==> v27 <==
## vga_top
module vga_top(
	input ClkPort,
	input BtnC,
	input BtnU,
	input BtnD,
	input BtnR,
	input BtnL,
	input MoveTick,  
	output hSync, vSync,
	output [3:0] vgaR, vgaG, vgaB,
	output An0, An1, An2, An3, An4, An5, An6, An7,
	output Ca, Cb, Cc, Cd, Ce, Cf, Cg, Dp,
	output MemOE, MemWR, RamCS, QuadSpiFlashCS
	);
make LEC_CHECK=0 ABC_AREA=0 CAP_MARGIN=20 CORE_ASPECT_RATIO=1.2 CORE_MARGIN=7 CORE_UTILIZATION=64 CTS_CLUSTER_DIAMETER=285 CTS_CLUSTER_SIZE=100 GPL_ROUTABILITY_DRIVEN=1 GPL_TIMING_DRIVEN=1 PLACE_DENSITY=0.42 SETUP_SLACK_MARGIN=-1.14 SLEW_MARGIN=20 TNS_END_PERCENT=35 finish   # period 11.4 ns
run.sh (not shown) runs the stock make flow with config.mk's settings and CLKGATE_MAP_FILE=.
==> inputs of v26, as changes to v27 <==
ABC_AREA = 1   (was 0)
CORE_ASPECT_RATIO = 0.78   (was 1.2)
CORE_MARGIN = 2   (was 7)
CORE_UTILIZATION = 71   (was 64)
CTS_CLUSTER_DIAMETER = unset   (was 285)
CTS_CLUSTER_SIZE = 27   (was 100)
PLACE_DENSITY = unset   (was 0.42)
PLACE_DENSITY_LB_ADDON = 0.08   (was unset)
SETUP_SLACK_MARGIN = 0.97   (was -1.14)
==> flow/constraint.sdc (replaced) <==
create_clock -name core_clock -period 7.2 [get_ports {ClkPort}]
set_input_delay 1.4400 -clock core_clock [delete_from_list [all_inputs] [get_ports {ClkPort}]]
set_output_delay 1.4400 -clock core_clock [all_outputs]
set_load 0.01 [all_outputs]
==> inputs of v29, as changes to v27 <==
ABC_AREA = unset   (was 0)
CORE_ASPECT_RATIO = unset   (was 1.2)
CORE_MARGIN = 2   (was 7)
CORE_UTILIZATION = 68   (was 64)
CTS_CLUSTER_DIAMETER = 28   (was 285)
CTS_CLUSTER_SIZE = 36   (was 100)
GPL_ROUTABILITY_DRIVEN = unset   (was 1)
GPL_TIMING_DRIVEN = unset   (was 1)
PLACE_DENSITY = unset   (was 0.42)
SETUP_SLACK_MARGIN = 0.92   (was -1.14)
TNS_END_PERCENT = 5   (was 35)
==> flow/constraint.sdc (replaced) <==
create_clock -name core_clock -period 5.39 [get_ports {ClkPort}]
set_input_delay 1.0780 -clock core_clock [delete_from_list [all_inputs] [get_ports {ClkPort}]]
set_output_delay 1.0780 -clock core_clock [all_outputs]
set_load 0.01 [all_outputs]
==> qor summary <==
metric                                                                                v27                              v29                             v26
Run status                                               no timing/DRC/antenna violations                  failed layout checks  no timing/DRC/antenna violations
Layout check failures                                                                   -             negative setup slack                               -
Switching share of power                                                            0.565                            0.543                           0.653
Number of tap instances                                                               462                              448                             472
Count of placed standard cells including taps                                        3403                             3580                            4471
Number of multi-input logic gates                                                    2639                             2639                            3244
Largest net degree at the start of global routing                                      66                               70                              64
Core Rows                                                                              75                               67                              61
Drt first-iter violations                                                            3738                             4815                            6570
Proportion of power drawn by combinational gates                                    0.734                            0.776                           0.826
Gpl congestion                                                                       1.10                             1.22                            1.18
Met2 Track Usage GR                                                                 0.677                            0.788                           0.728
Final cell count without fillers                                                     3435                             3636                            4545
Share of Yosys cell area claimed by the top area cell type                          0.206                            0.206                           0.185
Final-report setup violation count                                                      0                                8                               0
Wire length of the first global-routing pass                                    144000 um                        148000 um                       161000 um
Area of the core region                                                         35100 um2                        33400 um2                       35600 um2
Sum of net half-perimeters after detailed placement                              71300 um                         73300 um                        80500 um
Cell with the largest stage delay on the worst path                               dfstp_2                          dfstp_2                         dfrtp_1
Post-route cell area                                                            24000 um2                        26500 um2                       27500 um2
Post-synthesis instance area                                                    22900 um2                        22900 um2                       25500 um2
Mean area per synthesized cell                                                   7.61 um2                         7.61 um2                        6.34 um2
Launch point of the worst hold path                         sc.enableblue8[0]$_DFFE_PP1P_  sc.enablewhite10[0]$_DFFE_PP1P_  sc.enableblue11[0]$_DFFE_PP1P_
Critical Path AT                                                                  6800 ps                          4460 ps                         4890 ps
DR vias                                                                             26000                            27400                           31600
Combinational share of cell area                                                    0.782                            0.737                           0.732
Antenna violations before repair                                                        1                                2                               4

---

==> wip/cedar: inputs <==
vga_top again, from the RTL that the note above started with.
Settings: LEC_CHECK=0, ABC_AREA=1, CAP_MARGIN=0, CORE_ASPECT_RATIO=0.7, CORE_MARGIN=2, CORE_UTILIZATION=72, CTS_CLUSTER_DIAMETER=379, CTS_CLUSTER_SIZE=11, HOLD_SLACK_MARGIN=0.3, PLACE_DENSITY=0.4, SETUP_SLACK_MARGIN=0.87, SLEW_MARGIN=20, TNS_END_PERCENT=20; clock period 2.91 ns.
==> inputs of wip/lagoon, as changes to wip/cedar <==
ABC_AREA = unset   (was 1)
CAP_MARGIN = 20   (was 0)
CORE_ASPECT_RATIO = unset   (was 0.7)
CORE_UTILIZATION = 54   (was 72)
CTS_CLUSTER_DIAMETER = unset   (was 379)
CTS_CLUSTER_SIZE = unset   (was 11)
GPL_ROUTABILITY_DRIVEN = 0   (was unset)
GPL_TIMING_DRIVEN = 0   (was unset)
HOLD_SLACK_MARGIN = unset   (was 0.3)
PLACE_DENSITY = unset   (was 0.4)
SETUP_SLACK_MARGIN = unset   (was 0.87)
SLEW_MARGIN = 10   (was 20)
TNS_END_PERCENT = unset   (was 20)
==> flow/constraint.sdc (replaced) <==
create_clock -name core_clock -period 9.19 [get_ports {ClkPort}]
set_input_delay 1.8380 -clock core_clock [delete_from_list [all_inputs] [get_ports {ClkPort}]]
set_output_delay 1.8380 -clock core_clock [all_outputs]
set_load 0.01 [all_outputs]
==> inputs of wip/willow, as changes to wip/cedar <==
ABC_AREA = unset   (was 1)
CAP_MARGIN = 20   (was 0)
CORE_ASPECT_RATIO = unset   (was 0.7)
CTS_CLUSTER_DIAMETER = 54   (was 379)
CTS_CLUSTER_SIZE = 47   (was 11)
HOLD_SLACK_MARGIN = unset   (was 0.3)
PLACE_DENSITY = unset   (was 0.4)
PLACE_DENSITY_LB_ADDON = 0.01   (was unset)
SETUP_SLACK_MARGIN = 1.83   (was 0.87)
TNS_END_PERCENT = unset   (was 20)
==> flow/constraint.sdc (replaced) <==
create_clock -name core_clock -period 6.28 [get_ports {ClkPort}]
set_input_delay 1.2560 -clock core_clock [delete_from_list [all_inputs] [get_ports {ClkPort}]]
set_output_delay 1.2560 -clock core_clock [all_outputs]
set_load 0.01 [all_outputs]
==> comparison <==
- wip/willow never finished: it broke off in global routing on GRT-0232. wip/cedar did not get past detailed placement with DPL-0038. wip/lagoon completed with no timing, DRC or antenna violations.
- Of wip/cedar and wip/willow, wip/cedar has the higher die area (gap 11%, measured against wip/willow).
- Area after synthesis is the same in wip/lagoon and wip/willow.
- Synthesized cell count is the same in wip/lagoon and wip/willow.

---

==> 03-19: inputs <==
vga_top again, from the RTL that the note above started with.
## vga_top
module vga_top(
	input ClkPort,
	input BtnC,
	input BtnU,
	input BtnD,
	input BtnR,
	input BtnL,
	input MoveTick,  
	output hSync, vSync,
	output [3:0] vgaR, vgaG, vgaB,
	output An0, An1, An2, An3, An4, An5, An6, An7,
	output Ca, Cb, Cc, Cd, Ce, Cf, Cg, Dp,
	output MemOE, MemWR, RamCS, QuadSpiFlashCS
	);
Settings: LEC_CHECK=0, ABC_AREA=0, CAP_MARGIN=20, CORE_ASPECT_RATIO=1.2, CORE_MARGIN=7, CORE_UTILIZATION=64, CTS_CLUSTER_DIAMETER=285, CTS_CLUSTER_SIZE=100, GPL_ROUTABILITY_DRIVEN=1, GPL_TIMING_DRIVEN=1, HOLD_SLACK_MARGIN=0.28, PLACE_DENSITY=0.61, SLEW_MARGIN=20, TNS_END_PERCENT=35; clock period 11.4 ns.
==> 04-03 (differences from 03-19) <==
==> flow/config.mk (replaced) <==
export PLATFORM = sky130hd
export DESIGN_NAME = vga_top
export DESIGN_NICKNAME = vga_top
export VERILOG_FILES = /design/flow/design.v
export SDC_FILE = /design/flow/constraint.sdc
export NUM_CORES = 4
export LEC_CHECK = 0
export CAP_MARGIN = 20
export CORE_MARGIN = 2
export CORE_UTILIZATION = 71
export PLACE_DENSITY = 0.6
export SLEW_MARGIN = 20
==> flow/constraint.sdc (replaced) <==
create_clock -name core_clock -period 9.52 [get_ports {ClkPort}]
set_input_delay 1.9040 -clock core_clock [delete_from_list [all_inputs] [get_ports {ClkPort}]]
set_output_delay 1.9040 -clock core_clock [all_outputs]
set_load 0.01 [all_outputs]
==> 12-18 (differences from 03-19) <==
==> flow/config.mk (replaced) <==
export PLATFORM = sky130hd
export DESIGN_NAME = vga_top
export DESIGN_NICKNAME = vga_top
export VERILOG_FILES = /design/flow/design.v
export SDC_FILE = /design/flow/constraint.sdc
export NUM_CORES = 4
export LEC_CHECK = 0
export ABC_AREA = 1
export CAP_MARGIN = 20
export CORE_ASPECT_RATIO = 1.02
export CORE_MARGIN = 2
export CORE_UTILIZATION = 58
export CTS_CLUSTER_SIZE = 27
export GPL_ROUTABILITY_DRIVEN = 1
export GPL_TIMING_DRIVEN = 1
export SETUP_SLACK_MARGIN = -0.83
export SLEW_MARGIN = 20
export TNS_END_PERCENT = 5
==> flow/constraint.sdc (replaced) <==
create_clock -name core_clock -period 7.66 [get_ports {ClkPort}]
set_input_delay 1.5320 -clock core_clock [delete_from_list [all_inputs] [get_ports {ClkPort}]]
set_output_delay 1.5320 -clock core_clock [all_outputs]
set_load 0.01 [all_outputs]
==> results.py <==
# Flow results
metrics = {
    "outcome": {
        "status": "no timing/DRC/antenna violations",
    },
    "pwr": {
        "internal_power_uw": 2033,
        "seq-power_uw": 678,
    },
    "drt": {
        "drtIter0Drc": 3738,
        "m1WireLength_mm": 33.73,
        "vias": 25951,
    },
    "finish": {
        "layout.non_clock_buffers": 73,
    },
    "synth": {
        "synth_seq_share_pct": 13.35,
        "fa_ha_area_share_pct": 20.67,
        "yosys.area_share.simple_pct": 24.59,
    },
    "place": {
        "dp_cells": 3403,
    },
    "setup_path": {
        "worstSetupStartpoint": "sc.xpos2[1]",
        "cp_num_buf_inv": 2,
    },
    "clock_network": {
        "clkSlewWorstSetupHoldPaths_ns": 0.07,
    },
    "sta": {
        "setup_ws_ns": 2.319,
        "fin_hold_ws_ns": 0.4684,
    },
    "floorplan": {
        "core_area_mm2": 0.03510,
    },
}
[end of results for 03-19]
==> results.py <==
# Flow results
metrics = {
    "synth": {
        "yosys.area_share.simple_pct": 24.59,
        "fa_ha_area_share_pct": 20.67,
        "synth_seq_share_pct": 13.35,
    },
    "finish": {
        "layout.non_clock_buffers": 68,
    },
    "clock_network": {
        "clkSlewWorstSetupHoldPaths_ns": 0.08,
    },
    "floorplan": {
        "core_area_mm2": 0.03164,
    },
    "sta": {
        "setup_ws_ns": 1.183,
        "fin_hold_ws_ns": 0.4680,
    },
    "setup_path": {
        "cp_num_buf_inv": 3,
        "worstSetupStartpoint": "sc.xpos2[1]",
    },
    "drt": {
        "m1WireLength_mm": 32.28,
    },
    "place": {
        "dp_cells": 3337,
    },
    "outcome": {
        "status": "no timing/DRC/antenna violations",
    },
}
[end of results for 04-03]
==> results.py <==
# Flow results
metrics = {
    "place": {
        "dp_cells": 4548,
    },
    "sta": {
        "fin_hold_ws_ns": 0.4435,
        "setup_ws_ns": -0.03619,
        "setup_viol": 2,
    },
    "pwr": {
        "seq-power_uw": 1390,
        "internal_power_uw": 4069,
    },
    "synth": {
        "yosys.area_share.simple_pct": 35.25,
        "fa_ha_area_share_pct": 18.48,
    },
    "outcome": {
        "status": "complete, but fails checks",
        "violations": "negative setup slack",
    },
    "setup_path": {
        "cp_num_buf_inv": 4,
        "worstSetupStartpoint": "sc.xpos2[7]",
    },
    "drt": {
        "m1WireLength_mm": 40.66,
    },
    "floorplan": {
        "core_area_mm2": 0.04335,
    },
}
[end of results for 12-18]
Power is estimated from default activity; no workload was simulated.
